==> flow/run.sh <==
#!/bin/bash
# the make line also repeats each setting of config.mk as NAME=value (left out here)
make -C /OpenROAD-flow-scripts/flow DESIGN_CONFIG=/design/flow/config.mk WORK_HOME=/design/flow/orfs CLKGATE_MAP_FILE= finish
==> flow/config.mk <==
export PLATFORM = sky130hd
export DESIGN_NAME = ALU_microprocessor
export DESIGN_NICKNAME = ALU_microprocessor
export VERILOG_FILES = /design/flow/design.v
export SDC_FILE = /design/flow/constraint.sdc
export NUM_CORES = 4
export LEC_CHECK = 0
export ABC_AREA = 1
export CAP_MARGIN = 20
export CORE_MARGIN = 2
export CORE_UTILIZATION = 58
export CTS_CLUSTER_DIAMETER = 396
export CTS_CLUSTER_SIZE = 97
export PLACE_DENSITY = 0.42
export SLEW_MARGIN = 20
export TNS_END_PERCENT = 10
==> flow/constraint.sdc <==
create_clock -name core_clock -period 3.82 [get_ports {alu_clk}]
set_input_delay 0.7640 -clock core_clock [delete_from_list [all_inputs] [get_ports {alu_clk}]]
set_output_delay 0.7640 -clock core_clock [all_outputs]
set_load 0.01 [all_outputs]
==> flow/design.v <==
`timescale 1ns / 1ps
module ALU_microprocessor (
  input      [ 5:0]   alu_ctrl  ,
  input      [31:0]   in_1      ,
  input      [31:0]   in_2      ,
  input               alu_clk   ,
  output reg [31:0]   alu_rslt  ,
  output     [ 4:0]   alu_checks             
);
reg             N;                           
reg             Z;                           
reg             C;                           
reg             V;                           
reg             P;                           
always @(posedge alu_clk) begin
  case(alu_ctrl)
    5'd0 :  begin   
      {C,alu_rslt} = in_1 + in_2;            
      Z            = (alu_rslt==32'b0);
      N            = alu_rslt[31];
      V            = in_1[31]&&(in_2[31])&&(!alu_rslt[31]) || (!in_1[31])&&(!in_2[31])&&alu_rslt[31];
      P            = ^alu_rslt;
    end
    5'd1 :  begin   
      {C,alu_rslt} = in_1 + (-in_2);         
      C            = !C;
      Z            = (alu_rslt==32'b0);
      N            = alu_rslt[31];
      V            = in_1[31]&&(!in_2[31])&&(!alu_rslt[31]) || (!in_1[31])&&(in_2[31])&&alu_rslt[31];
      P            = ^alu_rslt;
    end
    5'd2 :  begin
      alu_rslt = in_1;                       
      Z        = (alu_rslt==32'b0);
      N        = alu_rslt[31];
      V        = 0;    
      C        = 0;
      P        = ^alu_rslt;
    end
     5'd3 :  begin
      alu_rslt = in_2;                       
      Z        = (alu_rslt==32'b0);
      N        = alu_rslt[31];
      V        = 0;    
      C        = 0;
      P        = ^alu_rslt;
    end
     5'd4 :  begin
      {C,alu_rslt} = in_1 + 1;               
      Z        = (alu_rslt==32'b0);
      N        = alu_rslt[31];
      V        = 0;
      P        = ^alu_rslt;    
    end
    5'd5 :  begin
      {C,alu_rslt} = in_2 + 1;               
      Z        = (alu_rslt==32'b0);
      N        = alu_rslt[31];
      V        = 0;   
      P        = ^alu_rslt; 
    end
    5'd6 :  begin
      alu_rslt = in_1 - 1;                   
      Z        = (alu_rslt==32'b0);
      N        = alu_rslt[31];
      V        = 0;    
      C        = alu_rslt[31];
      P        = ^alu_rslt;
    end
    5'd7 :  begin
      alu_rslt = in_2 - 1;                   
      Z        = (alu_rslt==32'b0);
      N        = alu_rslt[31];
      V        = 0;    
      C        = alu_rslt[31];
      P        = ^alu_rslt;
    end
    5'd8 :  begin   
      alu_rslt = in_1 & in_2;                
      Z        = (alu_rslt==32'b0);
      N        = alu_rslt[31];
      C        = 0;                          
      V        = 0;                          
      P        = ^alu_rslt;
    end
    5'd9 :  begin  
      alu_rslt = in_1 | in_2;                
      Z        = (alu_rslt==32'b0);
      N        = alu_rslt[31];
      V        = 0;                          
      C        = 0;                          
      P        = ^alu_rslt;
    end
    5'd10:  begin  
      alu_rslt = ~(in_1 & in_2);             
      Z        = (alu_rslt==32'b0);
      N        = alu_rslt[31];
      V        = 0;                          
      C        = 0;                          
      P        = ^alu_rslt;
    end
    5'd11:  begin  
      alu_rslt = ~(in_1 | in_2);             
      Z        = (alu_rslt==32'b0);
      N        = alu_rslt[31];
      V        = 0;                          
      C        = 0;                          
      P        = ^alu_rslt;
    end
    5'd12:  begin  
      alu_rslt = ~(in_1 ^ in_2);             
      Z        = (alu_rslt==32'b0);
      N        = alu_rslt[31];
      V        = 0;                          
      C        = 0;                          
      P        = ^alu_rslt;
    end
    5'd13:  begin  
      alu_rslt = in_1 ^ in_2;                
      Z        = (alu_rslt==32'b0);
      N        = alu_rslt[31];
      V        = 0;                          
      C        = 0;                          
      P        = ^alu_rslt;
    end
    5'd14:  begin  
      alu_rslt = ~in_1;                      
      Z        = (alu_rslt==32'b0);
      N        = alu_rslt[31];
      V        = 0;                          
      C        = 0;                          
      P        = ^alu_rslt;
    end
    5'd15:  begin  
      alu_rslt = ~in_2;                      
      Z        = (alu_rslt==32'b0);
      N        = alu_rslt[31];
      V        = 0;                          
      C        = 0;                          
      P        = ^alu_rslt;
    end
    5'd16:  begin
      alu_rslt = in_1 << 1;                  
      Z        = (alu_rslt==32'b0);
      N        = alu_rslt[31];
      V        = 0;                          
      C        = alu_rslt[31];
      P        = ^alu_rslt;
    end
    5'd17:  begin
      alu_rslt = in_2 << 1;                  
      Z        = (alu_rslt==32'b0);
      N        = alu_rslt[31];
      V        = 0;                          
      C        = alu_rslt[31];
      P        = ^alu_rslt;
    end
    5'd18:  begin
      alu_rslt = in_1 >> 1;                  
      Z        = (alu_rslt==32'b0);
      N        = alu_rslt[31];
      V        = 0;                          
      C        = alu_rslt[0];
      P        = ^alu_rslt;
    end
    5'd19:  begin
      alu_rslt = in_1 >> 1;                  
      Z        = (alu_rslt==32'b0);
      N        = alu_rslt[31];
      V        = 0;                          
      C        = alu_rslt[0];
      P        = ^alu_rslt;
    end
    5'd20:  begin
      alu_rslt = {in_1[30:0], in_1[31]};     
      Z        = (alu_rslt==32'b0);
      N        = 0;                          
      V        = 0;                          
      C        = 0;                          
      P        = ^alu_rslt;
    end
    5'd21:  begin
      alu_rslt = {in_2[30:0], in_2[31]};     
      Z        = (alu_rslt==32'b0);
      N        = 0;                          
      V        = 0;                          
      C        = 0;                          
      P        = ^alu_rslt;
    end
    5'd22:  begin
      alu_rslt = {in_1[0], in_1[31:1]};      
      Z        = (alu_rslt==32'b0);
      N        = 0;                          
      V        = 0;                          
      C        = 0;                          
      P        = ^alu_rslt;
    end
    5'd23:  begin
      alu_rslt = {in_2[0], in_2[31:1]};      
      Z        = (alu_rslt==32'b0);
      N        = 0;                          
      V        = 0;                          
      C        = 0;                          
      P        = ^alu_rslt;
    end
    default:  begin                          
      alu_rslt = 0; 
      {P,N,Z,C,V}= 5'b00100;                    
    end
  endcase  
end  
assign alu_checks = {P,V,Z,C,N};               
endmodule  
==> flow_summary.yaml, run 1 <==
# physical design summary
outcome:
  status: "aborted with a tool error"
  flow.stopped_at: "global routing (5_1_grt)"
  first-error: "[ERROR GRT-0116] Global routing finished with congestion. Check the congestion regions in the DRC Viewer."
synthesis:
  fp_nets: 4236
  async_reset_ff_frac: 0
  ys_sh_mux: 0
  top_cells_by_area: "sky130_fd_sc_hd__ha_1 (25%), sky130_fd_sc_hd__nand2_1 (20%), sky130_fd_sc_hd__inv_1 (7.5%)"
  ys.flops: 37
  synth.cellmix.adderShare: 0.2492
  synthDistinctLibCells: 59
  yosys_synthesis_chip_area_mm2: 0.02210
  synthSimpleGateAreaFrac: 0.3933
  and_or_or_and_share_of_the_synthesized_area: 0.1131
  avgSynthCellArea_um2: 5.932
  syn_area_mm2: 0.02210
  ys_top_cells_by_count: "sky130_fd_sc_hd__nand2_1 (1154), sky130_fd_sc_hd__inv_1 (440), sky130_fd_sc_hd__ha_1 (437)"
  synth-cells-yosys: 3726
  synth.logic.top_family: "simple AND/OR/NAND/NOR gates"
  synth.cellmix.xorXnorShare: 0.1114
  synth.yosys.seq_area_share: 0.03351
  synth_top_area_share: 0.2474
  postSynthCellCount: 3726
  yosys.area.top_type: "sky130_fd_sc_hd__ha_1"
  synth_dominant_cell_count: "sky130_fd_sc_hd__nand2_1"
  ys.flop_type: "sky130_fd_sc_hd__dfxtp_1"
  edf_count: 0
  synthesis.yosys.warnings: 1
cts:
  numCtsBuffers: 5
  max-clock-path-buffers: 2
  ctsHtreeMaxLevel: 2
  cts.sink_count: 37
  clockRootBuffer: "sky130_fd_sc_hd__clkbuf_16"
floorplan:
  core_region_area_mm2: 0.03758
  site_row_count: 71
  floorplan.die.width_um: 199.2
  fp_util: 0.5882
  design.die.area_mm2: 0.03968
  dieHeight_um: 199.2
  io_pins: 108
place:
  dp_hpwl_um: 107700
  dp.cells: 5260
  place.port_buffers: 107
  dpl_worst_slack_ps: -1183
  finalWeightedCongestion: 1.359
global_routing:
  grt-ovfl-total: 374
  globalRouteTotalUtil: 0.8082
## metal layers
layer  track usage  GRT overflow
met5        0.5109             1
met4        0.8007           143
met1        0.7924             5
met3        0.6759             9
met2        0.9628           216
## metrics by stage
step / hold slack (ps) / cell area (um2) / power (mW)
2_1_floorplan: 903.2 / 22100 / 3.511
3_3_place_gp: 1499 / 30830 / 5.748
3_5_place_dp: 1500 / 30830 / 5.970
4_1_cts: 1057 / 33080 / 7.012
## timing repair
item / in CTS
pin swaps: 99
hold buffers: 0
setup endpoints to repair: 2
setup buffers: 55
resized: 482
endpoints found under the hold margin: 0
==> run 2, diff against run 1 <==
- ABC_AREA: 1 -> not set
- CORE_UTILIZATION: 58 -> 55
- CTS_CLUSTER_DIAMETER: 396 -> 306
- CTS_CLUSTER_SIZE: 97 -> 100
- HOLD_SLACK_MARGIN: not set -> 0.24
- PLACE_DENSITY: 0.42 -> not set
- SETUP_SLACK_MARGIN: not set -> -0.7
- TNS_END_PERCENT: 10 -> 40
- clock period: 3.82 -> 7.0 ns (I/O delays scaled with it)
==> run 2 against run 1 <==
  * Die size fell by 14%
  * Synthesized cell count decreased by 37%
  * Now clean on timing, DRC and antenna
  * Area after synthesis decreased by 18%
==> flow_summary.yaml, run 2 <==
# implementation run metrics
floorplan:
  fp_util: 0.5564
  design.die.area_mm2: 0.03430
  floorplan.die.width_um: 185.2
  site_row_count: 66
  core_region_area_mm2: 0.03245
  dieHeight_um: 185.2
  io_pins: 108
power:
  power.internal_mw: 1.472
  powerSeq_uw: 249
  pwr-share-comb: 0.842
  share_of_total_power_in_the_clock_network: 0.080
  finalPower_mw: 3.227
  fraction_of_power_spent_switching_nets: 0.5439
  pg_clk_uw: 260
  vdd.ir_drop.worst_mv: 0.3818
  pg_comb_mw: 2.72
  cellPowerDensity_mw_per_mm2: 158.8
  top_power_group: "combinational cells"
  total_leakage_power_nw: 8.575
  seq_power_share: 0.077
  netSwitchingPower_mw: 1.755
global_routing:
  globalRouteTotalUtil: 0.5371
  grt_pass1_wl_um: 131300
  first_global_vias: 19723
  grt-ovfl-total: 0
  grt_max_degree: 36
  antenna_found_initial: 5
sta:
  final_max_slew_viol_count: 0
  finalHoldViolCount: 0
  unrepaired_setup_endpoints_after_global_routing: "false"
  totalNegativeSetupSlack_ps: 0
  timing_limited_maximum_frequency_mhz: 150.9
  final_min_period_over_clock_period: 0.9470
  final.min_clock_period_ps: 6629
  report.final.setup_viol: 0
  worst_pin_slew_ps: 1146
  timing.max_slew.rel_slack: 0.2340
  finalHoldWorstSlack_ps: 1939
route:
  first_iter_violations: 4218
  avgRoutedWirePerCell_um: 32.35
  route.final.wire_length_um: 94120
  pre_repair_dr_iteration_count: 13
  drc: 0
  vias: 20720
  avgViaCountPerCell: 7.123
  ant_nets: 0
cts:
  max-clock-path-buffers: 2
  clockRootBuffer: "sky130_fd_sc_hd__clkbuf_16"
  ctsHtreeMaxLevel: 2
  cts-hold-fix-buffers: 0
  cts_tree: "done"
  cts.sink_count: 37
  cts_resized: 0
  postCtsSetupRepairBufs: 0
  cts.clk_slew.worst_paths_ps: 80
  numCtsBuffers: 5
synthesis:
  synthesis.yosys.warnings: 1
  synth-cells-yosys: 2342
  synthSimpleGateAreaFrac: 0.1630
  postSynthCellCount: 2342
  top_cells_by_area: "sky130_fd_sc_hd__ha_1 (30%), sky130_fd_sc_hd__xnor2_1 (18%), sky130_fd_sc_hd__dfxtp_1 (4.1%)"
  synth.cellmix.xorXnorShare: 0.2000
  synth.logic.top_family: "adder cells"
  avgSynthCellArea_um2: 7.710
  synth.cellmix.adderShare: 0.3050
  edf_count: 0
  fp_nets: 2852
  ys_top_cells_by_count: "sky130_fd_sc_hd__ha_1 (437), sky130_fd_sc_hd__xnor2_1 (379), sky130_fd_sc_hd__inv_1 (175)"
  synth_top_area_share: 0.3028
  syn_area_mm2: 0.01806
  yosys.area.top_type: "sky130_fd_sc_hd__ha_1"
  synthDistinctLibCells: 95
  ys_sh_mux: 0.01552
  yosys_synthesis_chip_area_mm2: 0.01806
  and_or_or_and_share_of_the_synthesized_area: 0.2068
  ys.flop_type: "sky130_fd_sc_hd__dfxtp_1"
  async_reset_ff_frac: 0
  ys.flops: 37
  synth_dominant_cell_count: "sky130_fd_sc_hd__ha_1"
  synth.yosys.seq_area_share: 0.04102
worst_setup_path:
  cpLargestDelayFamily: "AND-OR/OR-AND gates"
  setup.worst_path.end_class: "flip-flop"
  critical_path.max_stage_delay_ps: 570
  crit_path_start: "in_2[0]"
  cp.depth: 20
  path_max_fanout: 7
  cp_buf_inv_count: 1
  worst_setup_start_kind: "primary input"
  critPathKind: "in -> reg"
  critPathMostFrequentCell: "sky130_fd_sc_hd__xnor2_1"
  arrival_ps: 6840
  critical_path.slowest_cell: "sky130_fd_sc_hd__clkdlybuf4s50_1"
  worstPathRequired_ps: 7210
  timing.critical_path.cells: "clkdlybuf4s50_1, ha_1, fa_1, a221oi_2, o211ai_1, a221oi_2, o21ai_2, o31ai_4, a41o_1, o21ai_0, xnor2_1, ha_1, xnor2_1, xnor2_1, xnor2_1, xnor2_1, a32oi_1, o21ai_0, nor4_1, o211ai_2"
  worst_setup_path_endpoint: "P$_DFF_P_"
flow_run:
  stage_log_warnings: 233
  max_cap_viol_count: 0
place:
  place.port_buffers: 107
  dp_hpwl_um: 76500
  finalWeightedCongestion: 1.145
finish:
  utilization: 0.6263
  nets: 2973
  areaGrowthSynthToFinish_pct: 12.57
hold_path:
  sink_of_the_worst_hold_path: "alu_rslt[2]$_DFF_P_"
  worst_hold_path_type: "in -> reg"
  hold_depth: 3
  worst_hold_start: "in_2[2]"
outcome:
  status: "finished clean"
[run 2: stage by stage]
| step | cells | cell area [um2] | setup slack [ps] |
|---|---|---|---|
| finish | 2909 | 20330 | 371.2 |
| global route | 2906 | 20320 | 132.3 |
| CTS | 2905 | 20300 | 528.4 |
| detailed placement | 2897 | 20160 | 171.2 |
| global placement | 2897 | 20160 | 266.5 |
| floorplan | 2342 | 18060 | 1279 |
[run 2: layer usage]
metal / wire length, um / global-route usage
met5: 48 / 0.004444
met4: 8898 / 0.3787
met3: 15790 / 0.2503
met2: 35860 / 0.7540
met1: 33520 / 0.6403
[run 2: layout make-up]
type,count,area (um2)
tap,442,553.0
antenna,3,7.507
timing repair buffer,237,2041
clock inverter,2,10.01
clock buffer,6,128.9
inverter,186,698.2
fill,2983,12130
multi-input combinational,1996,16150
sequential,37,740.7
==> run 3, diff against run 2 <==
- CAP_MARGIN: 20 -> 15
- CELL_PAD_IN_SITES_DETAIL_PLACEMENT: not set -> 1
- CELL_PAD_IN_SITES_GLOBAL_PLACEMENT: not set -> 3
- CORE_UTILIZATION: 55 -> 61
- CTS_CLUSTER_DIAMETER: 306 -> 55
- CTS_CLUSTER_SIZE: 100 -> 59
- GPL_ROUTABILITY_DRIVEN: not set -> 1
- GPL_TIMING_DRIVEN: not set -> 0
- HOLD_SLACK_MARGIN: 0.24 -> -0.08
- MAX_ROUTING_LAYER: not set -> met5
- PLACE_DENSITY_LB_ADDON: not set -> 0.05
- SETUP_SLACK_MARGIN: -0.7 -> -0.4
- TNS_END_PERCENT: 40 -> not set
==> run 3 against run 2 <==
  * The run now fails in global placement without I/O (3_1_place_gp_skip_io)
  * Die size fell by 9.6%
  * Synthesized cell count did not move
  * Area after synthesis did not move
==> flow_summary.yaml, run 3 <==
# physical design summary
synthesis:
  synthDistinctLibCells: 95
  synth-cells-yosys: 2342
  synth.logic.top_family: "adder cells"
  synth.yosys.seq_area_share: 0.04102
  async_reset_ff_frac: 0
  synthesis.yosys.warnings: 1
  postSynthCellCount: 2342
  ys.flop_type: "sky130_fd_sc_hd__dfxtp_1"
  yosys.area.top_type: "sky130_fd_sc_hd__ha_1"
  synthSimpleGateAreaFrac: 0.1630
  synth.cellmix.xorXnorShare: 0.2000
  edf_count: 0
  synth_top_area_share: 0.3028
  avgSynthCellArea_um2: 7.710
  synth.cellmix.adderShare: 0.3050
  ys.flops: 37
  fp_nets: 2852
  yosys_synthesis_chip_area_mm2: 0.01806
  and_or_or_and_share_of_the_synthesized_area: 0.2068
  synth_dominant_cell_count: "sky130_fd_sc_hd__ha_1"
  top_cells_by_area: "sky130_fd_sc_hd__ha_1 (30%), sky130_fd_sc_hd__xnor2_1 (18%), sky130_fd_sc_hd__dfxtp_1 (4.1%)"
  ys_sh_mux: 0.01552
  syn_area_mm2: 0.01806
  ys_top_cells_by_count: "sky130_fd_sc_hd__ha_1 (437), sky130_fd_sc_hd__xnor2_1 (379), sky130_fd_sc_hd__inv_1 (175)"
floorplan:
  site_row_count: 62
  design.die.area_mm2: 0.03099
  floorplan.die.width_um: 176.1
  dieHeight_um: 176.1
  core_region_area_mm2: 0.02894
  fp_util: 0.6241
outcome:
  first-error: "[ERROR FLW-0024] Place density exceeds 1.0 (current PLACE_DENSITY_LB_ADDON =  0.05). Please check if the value of  PLACE_DENSITY_LB_ADDON is between 0 and 0.99."
  flow.stopped_at: "global placement without I/O (3_1_place_gp_skip_io)"
  status: "aborted with a tool error"
==> run 4, diff against run 3 <==
- ABC_AREA: not set -> 0
- CAP_MARGIN: 15 -> 20
- CELL_PAD_IN_SITES_DETAIL_PLACEMENT: 1 -> not set
- CELL_PAD_IN_SITES_GLOBAL_PLACEMENT: 3 -> not set
- CORE_UTILIZATION: 61 -> 36
- CTS_CLUSTER_DIAMETER: 55 -> 40
- CTS_CLUSTER_SIZE: 59 -> 53
- GPL_ROUTABILITY_DRIVEN: 1 -> not set
- HOLD_SLACK_MARGIN: -0.08 -> not set
- MAX_ROUTING_LAYER: met5 -> not set
- PLACE_DENSITY_LB_ADDON: 0.05 -> 0.22
- SETUP_SLACK_MARGIN: -0.4 -> not set
- TNS_END_PERCENT: not set -> 60
- clock period: 7.0 -> 6.7 ns (I/O delays scaled with it)
==> run 4 against run 3 <==
  * Now fails the layout checks on negative setup slack
  * Area after synthesis unchanged
  * Synthesized cell count unchanged
  * Die size is 68% higher
==> flow_summary.yaml, run 4 <==
# implementation run metrics
outcome:
  status: "finished with violations"
  so.violations: "negative setup slack"
route:
  route.final.wire_length_um: 109700
  ant_nets: 0
  wl_met3_um: 13270
  avgRoutedWirePerCell_um: 34.73
  met1_length_um: 42500
  drc: 0
  first_iter_violations: 3265
  route.met2.wl_um: 45430
  vias: 20263
  pre_repair_dr_iteration_count: 7
  n_antenna_cell: 0
  avgViaCountPerCell: 6.414
  routed.top_layer: "met5"
cts:
  cts.sink_count: 37
  max-clock-path-buffers: 2
  cts.clk_slew.worst_paths_ps: 70
  ctsHtreeMaxLevel: 2
  cts_tree: "done"
  clockRootBuffer: "sky130_fd_sc_hd__clkbuf_16"
  numCtsBuffers: 5
  cts-hold-fix-buffers: 0
synthesis:
  synthesis.yosys.warnings: 1
  synth.logic.top_family: "adder cells"
  top_cells_by_area: "sky130_fd_sc_hd__ha_1 (30%), sky130_fd_sc_hd__xnor2_1 (18%), sky130_fd_sc_hd__dfxtp_1 (4.1%)"
  avgSynthCellArea_um2: 7.710
  yosys.area.top_type: "sky130_fd_sc_hd__ha_1"
  ys.flop_type: "sky130_fd_sc_hd__dfxtp_1"
  synth.cellmix.xorXnorShare: 0.2000
  synth_top_area_share: 0.3028
  and_or_or_and_share_of_the_synthesized_area: 0.2068
  synthSimpleGateAreaFrac: 0.1630
  synth-cells-yosys: 2342
  fp_nets: 2852
  ys_sh_mux: 0.01552
  async_reset_ff_frac: 0
  syn_area_mm2: 0.01806
  yosys_synthesis_chip_area_mm2: 0.01806
  synth.yosys.seq_area_share: 0.04102
  synth_dominant_cell_count: "sky130_fd_sc_hd__ha_1"
  ys.flops: 37
  postSynthCellCount: 2342
  edf_count: 0
  synth.cellmix.adderShare: 0.3050
  synthDistinctLibCells: 95
  ys_top_cells_by_count: "sky130_fd_sc_hd__ha_1 (437), sky130_fd_sc_hd__xnor2_1 (379), sky130_fd_sc_hd__inv_1 (175)"
sta:
  final.min_clock_period_ps: 6757
  report.final.setup_viol: 1
  worst_pin_slew_ps: 1199
  final_max_slew_viol_count: 0
  timing.max_slew.rel_slack: 0.2009
  finalHoldViolCount: 0
  finalHoldWorstSlack_ps: 1504
  timing_limited_maximum_frequency_mhz: 148.0
  worst_slack_ps: -57.10
  final_min_period_over_clock_period: 1.009
worst_setup_path:
  path_max_fanout: 9
  cp_buf_inv_count: 4
  critPathMostFrequentCell: "sky130_fd_sc_hd__xnor2_1"
  worst_setup_start_kind: "primary input"
  setup.worst_path.end_class: "flip-flop"
  critical_path.slowest_cell: "sky130_fd_sc_hd__clkdlybuf4s15_1"
  critical_path.max_stage_delay_ps: 570
  worstPathRequired_ps: 6870
  timing.critical_path.cells: "clkdlybuf4s15_1, inv_1, ha_2, inv_1, a221oi_2, nand4_1, o21ba_2, o41ai_4, buf_4, o31ai_2, xnor2_1, ha_1, xor2_1, xnor2_1, xnor2_1, xnor2_1, a32oi_2, o21ai_2, nor4_4, o211ai_2"
  arrival_ps: 6930
  crit_path_start: "in_1[12]"
  cp.depth: 20
  worst_setup_path_endpoint: "P$_DFF_P_"
  critPathKind: "in -> reg"
  cpLargestDelayFamily: "AND-OR/OR-AND gates"
place:
  place.port_buffers: 105
  finalWeightedCongestion: 1.099
  place_area_mm2: 0.01999
  dp_hpwl_um: 91620
floorplan:
  site_row_count: 82
  dieHeight_um: 228.0
  io_pins: 108
  floorplan.die.width_um: 228.0
  core_region_area_mm2: 0.04986
  fp_util: 0.3621
  design.die.area_mm2: 0.05197
power:
  powerSeq_uw: 255
  pg_comb_mw: 2.88
  total_leakage_power_nw: 8.562
  share_of_total_power_in_the_clock_network: 0.091
  seq_power_share: 0.074
  vdd.ir_drop.worst_mv: 0.1439
  pwr-share-comb: 0.835
  power.internal_mw: 1.587
  top_power_group: "combinational cells"
  fraction_of_power_spent_switching_nets: 0.5399
  cellPowerDensity_mw_per_mm2: 167.4
  pg_clk_uw: 313
  netSwitchingPower_mw: 1.862
finish:
  areaGrowthSynthToFinish_pct: 14.08
  fin_area_mm2: 0.02060
  final.fill_count: 5311
  utilization: 0.4131
  nets: 2996
global_routing:
  globalRouteTotalUtil: 0.4065
  grt_max_degree: 14
  grt_pass1_wl_um: 148800
  first_global_vias: 19307
  grt-ovfl-total: 0
  antenna_found_initial: 4
flow_run:
  max_cap_viol_count: 0
  stage_log_warnings: 231
hold_path:
  worst_hold_path_type: "in -> reg"
  sink_of_the_worst_hold_path: "alu_rslt[3]$_DFF_P_"
  worst_hold_start: "in_1[3]"
  hold_depth: 4
## run 4: stage by stage
step | power, mW | instances | worst slack [ps] | TNS, ps
detailed placement | 2.998 | 3121 | -1801 | -2422
finish | 3.449 | 3159 | -57.10 | -57.10
CTS | 3.352 | 3142 | 1.606 | 0
floorplan | 2.036 | 2342 | 1039 | 0
global placement | 2.981 | 3119 | -1844 | -2501
global route | 3.586 | 3159 | -29.21 | -29.21
## run 4: area by class of cell
cell class	instances	area [um2]	area share
inverter	186	747.0	0.03626
buffer	121	574.3	0.02788
clock inverter	2	37.54	0.001822
multi-input combinational	1996	16290	0.7909
timing repair buffer	139	1229	0.05965
sequential	37	740.7	0.03596
clock buffer	6	138.9	0.006742
tap	672	840.8	0.04082
## run 4: per-layer routing
layer	track usage	vias to the layer above
met5	0	-
met3	0.1263	359
met4	0.2545	6
li1	-	8714
met2	0.6092	1460
met1	0.5053	9724
## run 4: repair_timing
action                     in CTS  in global routing
pin swaps                       7                 11
setup endpoints to repair       2                  1
gates resized                  74                105
setup buffers                  14                 18
gates cloned                    0                  0
==> run 5, diff against run 4 <==
- ABC_AREA: 0 -> not set
- CAP_MARGIN: 20 -> 15
- CORE_UTILIZATION: 36 -> 40
- CTS_CLUSTER_DIAMETER: 40 -> not set
- CTS_CLUSTER_SIZE: 53 -> not set
- GPL_ROUTABILITY_DRIVEN: not set -> 0
- HOLD_SLACK_MARGIN: not set -> -0.08
- MAX_ROUTING_LAYER: not set -> met4
- PLACE_DENSITY_LB_ADDON: 0.22 -> not set
- TNS_END_PERCENT: 60 -> not set
- clock period: 6.7 -> 7.0 ns (I/O delays scaled with it)
==> run 5 against run 4 <==
  * The layout still fails its checks (negative setup slack)
  * Sequential share of layout area grew 0.063 points
  * Sequential power shrank 4%
  * Via count grew 2.5%
  * First-iteration DRC count grew 19%
  * Utilization grew 4.3 points
  * Combinational power shrank 9.0%
  * Largest cell class unchanged
==> flow_summary.yaml, run 5 <==
# implementation run metrics
synthesis:
  top_cells_by_area: "sky130_fd_sc_hd__ha_1 (30%), sky130_fd_sc_hd__xnor2_1 (18%), sky130_fd_sc_hd__dfxtp_1 (4.1%)"
  ys.flop_type: "sky130_fd_sc_hd__dfxtp_1"
  async_reset_ff_frac: 0
  yosys_synthesis_chip_area_mm2: 0.01806
  synth-cells-yosys: 2342
  and_or_or_and_share_of_the_synthesized_area: 0.2068
  synth.cellmix.xorXnorShare: 0.2000
  ys_sh_mux: 0.01552
  postSynthCellCount: 2342
  synthesis.yosys.warnings: 1
  synth.logic.top_family: "adder cells"
  synth.yosys.seq_area_share: 0.04102
  syn_area_mm2: 0.01806
  synth_top_area_share: 0.3028
  synth.cellmix.adderShare: 0.3050
  synth_dominant_cell_count: "sky130_fd_sc_hd__ha_1"
  synthSimpleGateAreaFrac: 0.1630
  synthDistinctLibCells: 95
  fp_nets: 2852
  ys.flops: 37
  yosys.area.top_type: "sky130_fd_sc_hd__ha_1"
  edf_count: 0
  ys_top_cells_by_count: "sky130_fd_sc_hd__ha_1 (437), sky130_fd_sc_hd__xnor2_1 (379), sky130_fd_sc_hd__inv_1 (175)"
  avgSynthCellArea_um2: 7.710
sta:
  worst_slack_ps: -46.88
  final.min_clock_period_ps: 7047
  final_max_slew_viol_count: 0
  finalHoldViolCount: 0
  unrepaired_setup_endpoints_after_global_routing: "false"
  worst_pin_slew_ps: 1258
  timing_limited_maximum_frequency_mhz: 141.9
  report.final.setup_viol: 1
  totalNegativeSetupSlack_ps: -46.88
  timing.max_slew.rel_slack: 0.1537
  final_min_period_over_clock_period: 1.007
cts:
  cts.clk_slew.worst_paths_ps: 60
  max-clock-path-buffers: 2
  clockRootBuffer: "sky130_fd_sc_hd__clkbuf_16"
  cts.sink_count: 37
  cts_tree: "done"
  ctsHtreeMaxLevel: 2
  numCtsBuffers: 5
place:
  place.port_buffers: 105
  dp_hpwl_um: 78810
  place_area_mm2: 0.01987
  dp.cells: 3040
  dpl_worst_slack_ps: -1196
worst_setup_path:
  cp_buf_inv_count: 4
  critical_path.max_stage_delay_ps: 860
  critPathKind: "in -> reg"
  worst_setup_path_endpoint: "P$_DFF_P_"
  setup.worst_path.end_class: "flip-flop"
  worstPathRequired_ps: 7170
  critical_path.slowest_cell: "sky130_fd_sc_hd__clkdlybuf4s50_1"
  critPathMostFrequentCell: "sky130_fd_sc_hd__xnor2_1"
  crit_path_start: "in_1[22]"
  timing.critical_path.cells: "clkdlybuf4s50_1, inv_1, ha_1, buf_4, clkinv_1, nor3_2, a221oi_1, o21ai_2, o41ai_4, o31ai_2, xnor2_1, ha_1, xor2_1, xnor2_1, xnor2_1, xnor2_1, a32oi_1, o21ai_1, nor4_4, o211ai_2"
  worst_setup_start_kind: "primary input"
  cp.depth: 20
  arrival_ps: 7220
  path_max_fanout: 9
  cpLargestDelayFamily: "buffers and inverters"
power:
  cellPowerDensity_mw_per_mm2: 155.9
  power.internal_mw: 1.489
  pg_comb_mw: 2.62
  finalPower_mw: 3.156
  netSwitchingPower_mw: 1.667
  pwr-share-comb: 0.832
  share_of_total_power_in_the_clock_network: 0.091
  vdd.ir_drop.worst_mv: 0.1656
  powerSeq_uw: 244
  fraction_of_power_spent_switching_nets: 0.5282
  total_leakage_power_nw: 8.511
  pg_clk_uw: 287
  seq_power_share: 0.077
  top_power_group: "combinational cells"
hold_path:
  worst_hold_path_type: "in -> reg"
  sink_of_the_worst_hold_path: "alu_rslt[3]$_DFF_P_"
  worst_hold_start: "in_1[3]"
  hold_depth: 4
floorplan:
  floorplan.die.width_um: 216.5
  core_region_area_mm2: 0.04441
  fp_util: 0.4066
  dieHeight_um: 216.5
  site_row_count: 77
  io_pins: 108
  design.die.area_mm2: 0.04686
route:
  ant_nets: 0
  vias: 20764
  pre_repair_dr_iteration_count: 22
  avgViaCountPerCell: 6.795
  route.final.wire_length_um: 96720
  drc: 0
  first_iter_violations: 3892
  avgRoutedWirePerCell_um: 31.65
finish:
  fin_cells: 3056
  areaGrowthSynthToFinish_pct: 12.12
  nets: 2972
  fin_area_mm2: 0.02025
global_routing:
  globalRouteTotalUtil: 0.4082
  grt_pass1_wl_um: 133700
  grt.met3_usage: 0.1830
  grt-ovfl-total: 0
  antenna_found_initial: 1
  grt_max_degree: 14
  most_utilized_layer_in_the_global_route_result: "met2"
  global_route.usage.met1: 0.4574
  global_route.usage.met2: 0.5590
  first_global_vias: 19674
outcome:
  so.violations: "negative setup slack"
  status: "finished with violations"
flow_run:
  max_cap_viol_count: 0
  stage_log_warnings: 231
==> run 5: through the flow <==
stage	hold slack, ps	util
after floorplan	1539	-
after global placement	2078	0.4469
after detailed placement	2080	0.4474
after CTS	1742	0.4522
after global routing	1708	0.4558
final	1683	0.4558
==> run 5: repair_timing <==
item / CTS / global route
buffers inserted: 2 / 6
resized: 8 / 52
pin swaps: 3 / 7
setup endpoints to repair: 1 / 2
hold buffers: 0 / 0
==> run 5: layer usage <==
| metal | vias up | wire [um] |
|---|---|---|
| li1 | 8663 | - |
| met1 | 9585 | 33810 |
| met2 | 1878 | 37200 |
| met3 | 638 | 15430 |
| met4 | 0 | 10280 |
| met5 | - | 0 |
==> run 5: layout make-up <==
type | count | area, um2
Antenna cell | 1 | 2.502
Fill cell | 4501 | 24170
Inverter | 186 | 709.4
Buffer | 122 | 549.3
Tap cell | 592 | 740.7
Multi-Input combinational cell | 1996 | 16150
Clock buffer | 5 | 125.1
Timing Repair Buffer | 114 | 1177
Sequential cell | 37 | 740.7
Clock inverter | 3 | 46.29
==> run 6, diff against run 5 <==
- CAP_MARGIN: 15 -> 20
- CORE_UTILIZATION: 40 -> 57
- GPL_ROUTABILITY_DRIVEN: 0 -> not set
- GPL_TIMING_DRIVEN: 0 -> not set
- HOLD_SLACK_MARGIN: -0.08 -> not set
- MAX_ROUTING_LAYER: met4 -> not set
- clock period: 7.0 -> 5.65 ns (I/O delays scaled with it)
==> run 6 against run 5 <==
  * The layout still fails its checks (negative setup slack)
  * Clock power up 13%
  * Worst hold slack worse by 150 ps
  * Final cell count up 1.1%
  * Global-route usage up 13 points
  * Combinational power up 35%
  * Critical path depth up 2
  * Wire length down 4.2%
  * Utilization up 25 points
==> flow_summary.yaml, run 6 <==
# implementation run metrics
synthesis:
  synthDistinctLibCells: 95
  top_cells_by_area: "sky130_fd_sc_hd__ha_1 (30%), sky130_fd_sc_hd__xnor2_1 (18%), sky130_fd_sc_hd__dfxtp_1 (4.1%)"
  syn_area_mm2: 0.01806
  synth.cellmix.adderShare: 0.3050
  postSynthCellCount: 2342
  and_or_or_and_share_of_the_synthesized_area: 0.2068
  synthSimpleGateAreaFrac: 0.1630
  synth.yosys.seq_area_share: 0.04102
  async_reset_ff_frac: 0
  ys_sh_mux: 0.01552
  ys_top_cells_by_count: "sky130_fd_sc_hd__ha_1 (437), sky130_fd_sc_hd__xnor2_1 (379), sky130_fd_sc_hd__inv_1 (175)"
  synth.logic.top_family: "adder cells"
  yosys_synthesis_chip_area_mm2: 0.01806
  synth_dominant_cell_count: "sky130_fd_sc_hd__ha_1"
  synth_top_area_share: 0.3028
  synth-cells-yosys: 2342
  avgSynthCellArea_um2: 7.710
  ys.flops: 37
  fp_nets: 2852
  synth.cellmix.xorXnorShare: 0.2000
  edf_count: 0
  yosys.area.top_type: "sky130_fd_sc_hd__ha_1"
  synthesis.yosys.warnings: 1
  ys.flop_type: "sky130_fd_sc_hd__dfxtp_1"
worst_setup_path:
  setup.worst_path.end_class: "flip-flop"
  path_max_fanout: 13
  crit_path_start: "in_2[0]"
  critPathMostFrequentCell: "sky130_fd_sc_hd__xnor2_1"
  worstPathRequired_ps: 5850
  cpLargestDelayFamily: "simple AND/OR/NAND/NOR gates"
  timing.critical_path.cells: "clkdlybuf4s50_1, buf_4, buf_4, ha_1, and4_1, nand4_1, nor2_1, buf_4, and3_1, and3_1, xnor2_1, ha_1, xnor2_1, buf_4, xnor2_1, xnor2_1, xnor2_1, xnor2_1, a32oi_1, o211ai_1, nor4_2, o211ai_2"
  cp.depth: 22
  arrival_ps: 5860
  critical_path.max_stage_delay_ps: 500
  worst_setup_path_endpoint: "P$_DFF_P_"
  worst_setup_start_kind: "primary input"
  cp_buf_inv_count: 5
  critPathKind: "in -> reg"
  critical_path.slowest_cell: "sky130_fd_sc_hd__clkdlybuf4s50_1"
power:
  vdd.ir_drop.worst_mv: 0.3306
  top_power_group: "combinational cells"
  fraction_of_power_spent_switching_nets: 0.5213
  total_leakage_power_nw: 9.688
  share_of_total_power_in_the_clock_network: 0.077
  seq_power_share: 0.073
  power.internal_mw: 1.999
  powerSeq_uw: 305
  pwr-share-comb: 0.849
  netSwitchingPower_mw: 2.177
  pg_comb_mw: 3.55
  cellPowerDensity_mw_per_mm2: 189.5
  pg_clk_uw: 323
outcome:
  status: "finished with violations"
  so.violations: "negative setup slack"
sta:
  totalNegativeSetupSlack_ps: -5.276
  timing.max_slew.rel_slack: 0.3172
  worst_pin_slew_ps: 1016
  timing_limited_maximum_frequency_mhz: 176.8
  final_min_period_over_clock_period: 1.001
  finalHoldViolCount: 0
  final.min_clock_period_ps: 5655
  final_max_slew_viol_count: 0
  worst_slack_ps: -5.276
  report.final.setup_viol: 1
route:
  avgRoutedWirePerCell_um: 30.01
  first_iter_violations: 4243
  drc: 0
  avgViaCountPerCell: 6.927
  pre_repair_dr_iteration_count: 12
  vias: 21399
  route.final.wire_length_um: 92700
  ant_nets: 0
place:
  dp.cells: 3078
  dp_hpwl_um: 76870
  place.port_buffers: 107
  finalWeightedCongestion: 1.192
floorplan:
  fp_util: 0.5752
  dieHeight_um: 182.0
  design.die.area_mm2: 0.03312
  core_region_area_mm2: 0.03139
  site_row_count: 65
  io_pins: 108
  floorplan.die.width_um: 182.0
finish:
  areaGrowthSynthToFinish_pct: 22.04
  fin_cells: 3089
  nets: 3195
  utilization: 0.7020
cts:
  clockRootBuffer: "sky130_fd_sc_hd__clkbuf_16"
  cts.clk_slew.worst_paths_ps: 80
  cts_tree: "done"
  max-clock-path-buffers: 2
  ctsHtreeMaxLevel: 2
  numCtsBuffers: 5
  cts.sink_count: 37
  cts-hold-fix-buffers: 0
global_routing:
  antenna_found_initial: 3
  first_global_vias: 20349
  globalRouteTotalUtil: 0.5386
  grt-ovfl-total: 0
  grt_pass1_wl_um: 129900
  grt_max_degree: 31
hold_path:
  worst_hold_path_type: "in -> reg"
  hold_depth: 3
  sink_of_the_worst_hold_path: "alu_rslt[0]$_DFF_P_"
  worst_hold_start: "alu_ctrl[1]"
flow_run:
  stage_log_warnings: 233
  max_cap_viol_count: 0
run 6: final cells by class:
cell class	instances	area, um2
Inverter	186	698.2
Clock buffer	5	125.1
Antenna cell	1	2.502
Multi-Input combinational cell	1996	16220
Timing Repair Buffer	459	3734
Clock inverter	3	17.52
Fill cell	2679	9355
Tap cell	402	503.0
Sequential cell	37	740.7
run 6: through the flow:
step           worst slack (ps)  instance area [um2]  hold slack [ps]  power (mW)
2_1_floorplan             199.2                18060             1269       2.414
3_3_place_gp             -175.7                21790             1865       3.575
3_5_place_dp             -270.7                21790             1844       3.615
4_1_cts                   58.03                21930             1507       3.950
5_1_grt                  -104.1                22030             1510       4.289
6_report                 -5.276                22040             1535       4.176
run 6: per-layer routing:
metal | GRT usage | part of all wire | up-vias | routed length [um]
li1 | - | - | 9106 | -
met1 | 0.6274 | 0.35 | 9844 | 32300
met2 | 0.7669 | 0.39 | 1926 | 36040
met3 | 0.2665 | 0.17 | 515 | 16100
met4 | 0.3677 | 0.087 | 8 | 8055
met5 | 0.04148 | 0.0022 | - | 208
run 6: timing repair:
action	in CTS	in global routing
hold endpoints to repair	0	0
setup buffers	0	2
gates resized	0	19
setup endpoints to repair	0	2
==> run 7, diff against run 6 <==
- ABC_AREA: not set -> 0
- CAP_MARGIN: 20 -> 10
- CELL_PAD_IN_SITES_DETAIL_PLACEMENT: not set -> 2
- CELL_PAD_IN_SITES_GLOBAL_PLACEMENT: not set -> 1
- CORE_UTILIZATION: 57 -> 18
- CTS_CLUSTER_DIAMETER: not set -> 331
- CTS_CLUSTER_SIZE: not set -> 68
- GPL_ROUTABILITY_DRIVEN: not set -> 0
- GPL_TIMING_DRIVEN: not set -> 0
- MAX_ROUTING_LAYER: not set -> met4
- MIN_ROUTING_LAYER: not set -> met1
- PLACE_DENSITY_LB_ADDON: not set -> 0.22
- SLEW_MARGIN: 20 -> 0
- TNS_END_PERCENT: not set -> 35
- clock period: 5.65 -> 6.7 ns (I/O delays scaled with it)
==> run 7 against run 6 <==
  * Fails layout checks on max-capacitance violations, max-slew violations, negative setup slack
  * Utilization down 49 points
  * Wire length up 39%
  * Critical path depth down 2
  * Clock power down 2%
  * Global-route usage down 29 points
  * Sequential share of layout area up 0.079 points
  * Critical path type unchanged
  * Critical endpoint unchanged
  * Largest power group unchanged
==> flow_summary.yaml, run 7 <==
# implementation run metrics
finish:
  area.combinational_mm2: 0.01630
  nets: 3007
  sequential_cell_area_um2: 740.7
  final.fill_count: 11646
  areaGrowthSynthToFinish_pct: 19.23
  utilization: 0.2159
worst_setup_path:
  critical_path.max_stage_delay_ps: 820
  arrival_ps: 6970
  cp.depth: 20
  worst_setup_start_kind: "primary input"
  critPathMostFrequentCell: "sky130_fd_sc_hd__xnor2_1"
  path_max_fanout: 7
  worstPathRequired_ps: 6890
  worst_setup_path_endpoint: "P$_DFF_P_"
  timing.critical_path.cells: "clkdlybuf4s15_1, buf_4, clkinvlp_4, buf_4, buf_4, ha_1, a21bo_2, a221oi_2, nand2_1, nor3_1, nand4_1, xnor2_1, ha_1, xnor2_1, xnor2_1, xnor2_1, xnor2_1, o21ai_1, nor4_4, o211ai_2"
  cpLargestDelayFamily: "simple AND/OR/NAND/NOR gates"
  setup.worst_path.end_class: "flip-flop"
  crit_path_start: "in_2[2]"
  critPathKind: "in -> reg"
  critical_path.slowest_cell: "sky130_fd_sc_hd__nor3_1"
  cp_buf_inv_count: 5
power:
  vdd.ir_drop.worst_mv: 0.1721
  power.internal_mw: 1.628
  pg_comb_mw: 3.06
  top_power_group: "combinational cells"
  powerSeq_uw: 256
  pwr-share-comb: 0.842
  share_of_total_power_in_the_clock_network: 0.087
  netSwitchingPower_mw: 2.003
  seq_power_share: 0.071
  pg_clk_uw: 316
  total_leakage_power_nw: 8.590
  cellPowerDensity_mw_per_mm2: 168.7
  fraction_of_power_spent_switching_nets: 0.5516
route:
  route.final.wire_length_um: 128400
  ant_nets: 0
  drc: 0
  avgViaCountPerCell: 5.426
  avgRoutedWirePerCell_um: 33.81
  first_iter_violations: 2265
  vias: 20608
  pre_repair_dr_iteration_count: 7
synthesis:
  top_cells_by_area: "sky130_fd_sc_hd__ha_1 (30%), sky130_fd_sc_hd__xnor2_1 (18%), sky130_fd_sc_hd__dfxtp_1 (4.1%)"
  avgSynthCellArea_um2: 7.710
  ys.flops: 37
  synth.cellmix.xorXnorShare: 0.2000
  synth.cellmix.adderShare: 0.3050
  edf_count: 0
  ys.flop_type: "sky130_fd_sc_hd__dfxtp_1"
  synth-cells-yosys: 2342
  async_reset_ff_frac: 0
  synth_dominant_cell_count: "sky130_fd_sc_hd__ha_1"
  synthesis.yosys.warnings: 1
  synth_top_area_share: 0.3028
  ys_sh_mux: 0.01552
  synth.yosys.seq_area_share: 0.04102
  ys_top_cells_by_count: "sky130_fd_sc_hd__ha_1 (437), sky130_fd_sc_hd__xnor2_1 (379), sky130_fd_sc_hd__inv_1 (175)"
  synthSimpleGateAreaFrac: 0.1630
  postSynthCellCount: 2342
  synth.logic.top_family: "adder cells"
  yosys_synthesis_chip_area_mm2: 0.01806
  synthDistinctLibCells: 95
  syn_area_mm2: 0.01806
  fp_nets: 2852
  yosys.area.top_type: "sky130_fd_sc_hd__ha_1"
  and_or_or_and_share_of_the_synthesized_area: 0.2068
sta:
  worst_pin_slew_ps: 1520
  final_max_slew_viol_count: 3
  finalHoldViolCount: 0
  final.min_clock_period_ps: 6773
  timing.max_slew.rel_slack: -0.02271
  timing_limited_maximum_frequency_mhz: 147.6
  worst_slack_ps: -73.17
  final_min_period_over_clock_period: 1.011
  report.final.setup_viol: 1
hold_path:
  sink_of_the_worst_hold_path: "alu_rslt[1]$_DFF_P_"
  hold_depth: 4
  worst_hold_path_type: "in -> reg"
  worst_hold_start: "in_2[1]"
outcome:
  status: "finished with violations"
  so.violations: "max-capacitance violations, max-slew violations, negative setup slack"
cts:
  max-clock-path-buffers: 2
  cts-hold-fix-buffers: 0
  numCtsBuffers: 5
  ctsHtreeMaxLevel: 2
  cts_tree: "done"
  clockRootBuffer: "sky130_fd_sc_hd__clkbuf_16"
  cts.clk_slew.worst_paths_ps: 60
  cts.sink_count: 37
global_routing:
  grt_pass1_wl_um: 172900
  antenna_found_initial: 4
  globalRouteTotalUtil: 0.2491
  grt_max_degree: 14
  first_global_vias: 21361
  grt-ovfl-total: 0
place:
  dpl_worst_slack_ps: -2073
  dp_hpwl_um: 109700
  place.port_buffers: 105
floorplan:
  core_region_area_mm2: 0.09971
  site_row_count: 116
  design.die.area_mm2: 0.1029
  io_pins: 108
  dieHeight_um: 320.7
  floorplan.die.width_um: 320.7
  fp_util: 0.1811
flow_run:
  stage_log_warnings: 231
  max_cap_viol_count: 1
[run 7: what timing repair did]
action / 4_1_cts / 5_1_grt
setup endpoints to repair: 2 / 1
gates resized: 117 / 112
buffers inserted: 12 / 27
gates cloned: 0 / 0
pin swaps: 7 / 11
[run 7: metrics by stage]
step	std cells	total power [mW]	TNS, ps	cell area (um2)	hold WS [ps]
2_1_floorplan	2342	2.036	0	18060	1479
3_3_place_gp	3745	3.067	-3202	20730	2084
3_5_place_dp	3749	3.115	-3807	20780	2085
4_1_cts	3769	3.554	0	21190	1632
5_1_grt	3797	3.787	-36.98	21530	1670
6_report	3798	3.631	-73.17	21530	1634
[run 7: layout make-up]
cell class | instances | share of cell area
antenna | 2 | 0.0002325
multi-input combinational | 1996 | 0.7570
buffer | 123 | 0.02725
inverter | 186 | 0.03556
tap | 1298 | 0.07543
sequential | 37 | 0.03440
clock buffer | 5 | 0.005811
timing repair buffer | 148 | 0.06212
clock inverter | 3 | 0.002150
[run 7: per-layer routing]
metal	global-route usage	part of all wire	vias up
met5	-	0	-
met4	0.1408	0.067	0
met3	0.02728	0.072	302
met2	0.3876	0.44	1130
met1	0.3130	0.42	10457
li1	-	-	8719
==> run 8, diff against run 7 <==
- ABC_AREA: 0 -> not set
- CAP_MARGIN: 10 -> 20
- CELL_PAD_IN_SITES_DETAIL_PLACEMENT: 2 -> not set
- CELL_PAD_IN_SITES_GLOBAL_PLACEMENT: 1 -> not set
- CORE_UTILIZATION: 18 -> 57
- CTS_CLUSTER_DIAMETER: 331 -> 28
- CTS_CLUSTER_SIZE: 68 -> not set
- GPL_ROUTABILITY_DRIVEN: 0 -> not set
- GPL_TIMING_DRIVEN: 0 -> not set
- MAX_ROUTING_LAYER: met4 -> not set
- MIN_ROUTING_LAYER: met1 -> not set
- PLACE_DENSITY_LB_ADDON: 0.22 -> not set
- SETUP_SLACK_MARGIN: not set -> 1.53
- SLEW_MARGIN: 0 -> 20
- clock period: 6.7 -> 5.13 ns (I/O delays scaled with it)
==> run 8 against run 7 <==
  * The layout fails its checks (negative setup slack)
  * Combinational power rose by 46%
  * Utilization grew 59 points
  * Count of clock-buffer cells in the layout did not move
==> flow_summary.yaml, run 8 <==
# implementation run metrics
power:
  total_leakage_power_nw: 11.22
  powerSeq_uw: 336
  cellPowerDensity_mw_per_mm2: 203.7
  share_of_total_power_in_the_clock_network: 0.069
  top_power_group: "combinational cells"
  fraction_of_power_spent_switching_nets: 0.5083
  power.internal_mw: 2.534
  vdd.ir_drop.worst_mv: 0.3397
  seq_power_share: 0.065
  pg_comb_mw: 4.46
  finalPower_mw: 5.154
  netSwitchingPower_mw: 2.620
  pwr-share-comb: 0.866
  pg_clk_uw: 356
place:
  dp_hpwl_um: 78870
  place.port_buffers: 107
  finalWeightedCongestion: 1.171
synthesis:
  ys_sh_mux: 0.01552
  synth_dominant_cell_count: "sky130_fd_sc_hd__ha_1"
  synth.yosys.seq_area_share: 0.04102
  edf_count: 0
  top_cells_by_area: "sky130_fd_sc_hd__ha_1 (30%), sky130_fd_sc_hd__xnor2_1 (18%), sky130_fd_sc_hd__dfxtp_1 (4.1%)"
  synthDistinctLibCells: 95
  synth-cells-yosys: 2342
  synthSimpleGateAreaFrac: 0.1630
  syn_area_mm2: 0.01806
  ys_top_cells_by_count: "sky130_fd_sc_hd__ha_1 (437), sky130_fd_sc_hd__xnor2_1 (379), sky130_fd_sc_hd__inv_1 (175)"
  fp_nets: 2852
  async_reset_ff_frac: 0
  ys.flops: 37
  ys.flop_type: "sky130_fd_sc_hd__dfxtp_1"
  synth.cellmix.adderShare: 0.3050
  postSynthCellCount: 2342
  yosys_synthesis_chip_area_mm2: 0.01806
  synth.cellmix.xorXnorShare: 0.2000
  synthesis.yosys.warnings: 1
  yosys.area.top_type: "sky130_fd_sc_hd__ha_1"
  avgSynthCellArea_um2: 7.710
  synth_top_area_share: 0.3028
  and_or_or_and_share_of_the_synthesized_area: 0.2068
  synth.logic.top_family: "adder cells"
floorplan:
  design.die.area_mm2: 0.03312
  dieHeight_um: 182.0
  floorplan.die.width_um: 182.0
  fp_util: 0.5752
  site_row_count: 65
  io_pins: 108
  core_region_area_mm2: 0.03139
global_routing:
  grt-ovfl-total: 0
  grt_max_degree: 49
  grt_pass1_wl_um: 140600
  first_global_vias: 22472
  globalRouteTotalUtil: 0.5772
  antenna_found_initial: 2
route:
  pre_repair_dr_iteration_count: 13
  avgRoutedWirePerCell_um: 30.50
  vias: 23691
  route.final.wire_length_um: 102100
  avgViaCountPerCell: 7.076
  drc: 0
  ant_nets: 0
  first_iter_violations: 4300
hold_path:
  hold_depth: 4
  sink_of_the_worst_hold_path: "alu_rslt[3]$_DFF_P_"
  worst_hold_start: "in_2[4]"
  worst_hold_path_type: "in -> reg"
sta:
  worst_slack_ps: -117.0
  timing.max_slew.rel_slack: 0.1573
  final_min_period_over_clock_period: 1.023
  report.final.setup_viol: 1
  final_max_slew_viol_count: 0
  worst_pin_slew_ps: 1254
  final.min_clock_period_ps: 5247
  timing_limited_maximum_frequency_mhz: 190.6
  finalHoldViolCount: 0
  unrepaired_setup_endpoints_after_global_routing: "true"
finish:
  area.combinational_mm2: 0.01738
  final.fill_count: 2102
  nets: 3453
  sequential_cell_area_um2: 740.7
  areaGrowthSynthToFinish_pct: 40.11
  utilization: 0.8059
outcome:
  status: "finished with violations"
  so.violations: "negative setup slack"
worst_setup_path:
  worst_setup_start_kind: "primary input"
  cpLargestDelayFamily: "XOR/XNOR gates"
  arrival_ps: 5440
  critical_path.slowest_cell: "sky130_fd_sc_hd__xnor2_1"
  cp.depth: 22
  timing.critical_path.cells: "buf_2, buf_4, buf_4, ha_1, buf_4, nand3_1, a21o_1, o31ai_2, buf_4, or2_2, buf_4, xnor2_1, ha_1, xnor2_1, buf_4, xnor2_1, xnor2_1, xnor2_1, a32oi_1, o21ai_1, nor4_2, o211ai_2"
  path_max_fanout: 6
  crit_path_start: "in_2[3]"
  worstPathRequired_ps: 5330
  critPathKind: "in -> reg"
  cp_buf_inv_count: 7
  worst_setup_path_endpoint: "P$_DFF_P_"
  setup.worst_path.end_class: "flip-flop"
  critical_path.max_stage_delay_ps: 650
  critPathMostFrequentCell: "sky130_fd_sc_hd__buf_4"
flow_run:
  max_cap_viol_count: 0
  stage_log_warnings: 236
cts:
  clockRootBuffer: "sky130_fd_sc_hd__clkbuf_16"
  ctsHtreeMaxLevel: 2
  cts.clk_slew.worst_paths_ps: 70
  cts.sink_count: 37
  numCtsBuffers: 5
  cts_tree: "done"
  max-clock-path-buffers: 2
[run 8: final cells by class]
| type | instances | area share |
|---|---|---|
| Tap cell | 402 | 0.01988 |
| Clock buffer | 5 | 0.004945 |
| Clock inverter | 3 | 0.0008407 |
| Timing Repair Buffer | 717 | 0.2283 |
| Inverter | 186 | 0.02942 |
| Antenna cell | 2 | 0.0001978 |
| Sequential cell | 37 | 0.02928 |
| Multi-Input combinational cell | 1996 | 0.6871 |
[run 8: what timing repair did]
item | 4_1_cts | 5_1_grt
hold endpoints to repair | 0 | 0
endpoints found under the setup margin | 37 | 33
buffers inserted | 45 | 23
pin swaps | 97 | 53
gates resized | 317 | 139
hold buffers | 0 | 0
[run 8: metal layers]
layer,share of wire,wire length (um),vias up,track usage
li1,-,-,9642,-
met1,0.33,33970,10817,0.6476
met2,0.38,39090,2379,0.8340
met3,0.17,17660,847,0.2802
met4,0.11,11220,6,0.4471
met5,0.0019,193,-,0.02815
[run 8: metrics by stage]
stage	hold WS [ps]	cell area, um2	setup TNS (ps)	worst slack [ps]	instances
after CTS	1129	24670	0	433.4	3323
after detailed placement	1696	23320	-738.1	-443.9	3270
after global placement	1690	23320	-453.9	-314.1	3270
after floorplan	1165	18170	0	260.2	2342
final	1139	25300	-117.0	-117.0	3348
after global routing	1143	25300	-249.9	-249.9	3346
==> run 9, diff against run 8 <==
- CORE_UTILIZATION: 57 -> 71
- CTS_CLUSTER_DIAMETER: 28 -> 367
- CTS_CLUSTER_SIZE: not set -> 37
- SETUP_SLACK_MARGIN: 1.53 -> 1.34
- TNS_END_PERCENT: 35 -> 70
- clock period: 5.13 -> 5.12 ns (I/O delays scaled with it)
==> run 9 against run 8 <==
  * The flow now stops in global routing (5_1_grt)
  * Synthesized cell count unchanged
  * Area after synthesis stayed put
  * Die size shrank 19%
==> flow_summary.yaml, run 9 <==
# physical design summary
outcome:
  status: "aborted with a tool error"
  flow.stopped_at: "global routing (5_1_grt)"
  first-error: "[ERROR GRT-0116] Global routing finished with congestion. Check the congestion regions in the DRC Viewer."
global_routing:
  globalRouteTotalUtil: 0.9482
  grt-ovfl-total: 1185
synthesis:
  and_or_or_and_share_of_the_synthesized_area: 0.2068
  synth_dominant_cell_count: "sky130_fd_sc_hd__ha_1"
  synth.yosys.seq_area_share: 0.04102
  synthesis.yosys.warnings: 1
  postSynthCellCount: 2342
  fp_nets: 2852
  synth.logic.top_family: "adder cells"
  synth.cellmix.xorXnorShare: 0.2000
  ys_top_cells_by_count: "sky130_fd_sc_hd__ha_1 (437), sky130_fd_sc_hd__xnor2_1 (379), sky130_fd_sc_hd__inv_1 (175)"
  top_cells_by_area: "sky130_fd_sc_hd__ha_1 (30%), sky130_fd_sc_hd__xnor2_1 (18%), sky130_fd_sc_hd__dfxtp_1 (4.1%)"
  yosys.area.top_type: "sky130_fd_sc_hd__ha_1"
  syn_area_mm2: 0.01806
  synthDistinctLibCells: 95
  edf_count: 0
  avgSynthCellArea_um2: 7.710
  async_reset_ff_frac: 0
  yosys_synthesis_chip_area_mm2: 0.01806
  synthSimpleGateAreaFrac: 0.1630
  synth-cells-yosys: 2342
  ys.flop_type: "sky130_fd_sc_hd__dfxtp_1"
  ys_sh_mux: 0.01552
  synth.cellmix.adderShare: 0.3050
  ys.flops: 37
  synth_top_area_share: 0.3028
place:
  dp_hpwl_um: 77090
  dp.cells: 3132
  place.port_buffers: 107
  finalWeightedCongestion: 1.268
floorplan:
  io_pins: 108
  core_region_area_mm2: 0.02511
  dieHeight_um: 163.5
  site_row_count: 58
  fp_util: 0.7192
  design.die.area_mm2: 0.02672
  floorplan.die.width_um: 163.5
cts:
  max-clock-path-buffers: 2
  numCtsBuffers: 5
  clockRootBuffer: "sky130_fd_sc_hd__clkbuf_16"
  cts-hold-fix-buffers: 0
  ctsHtreeMaxLevel: 2
  cts.sink_count: 37
==> run 9: per-layer routing <==
layer	GRT overflow	global-route usage
met5	19	0.6951
met4	328	1.035
met3	60	0.8012
met2	734	1.128
met1	44	0.8810
==> run 9: stage by stage <==
| step | util | power, mW | instance area (um2) | setup WS, ps |
|---|---|---|---|---|
| 2_1_floorplan | - | 2.675 | 18160 | 252.2 |
| 3_3_place_gp | 0.9053 | 4.011 | 22730 | -382.6 |
| 3_5_place_dp | 0.9053 | 4.169 | 22730 | -573.3 |
| 4_1_cts | 0.9574 | 4.831 | 24040 | 21.54 |
==> run 9: what timing repair did <==
item / in CTS
endpoints found under the setup margin: 34
setup buffers: 36
resized: 300
pin swaps: 81
Power figures rest on the tool's default switching activity, not on a simulated workload.
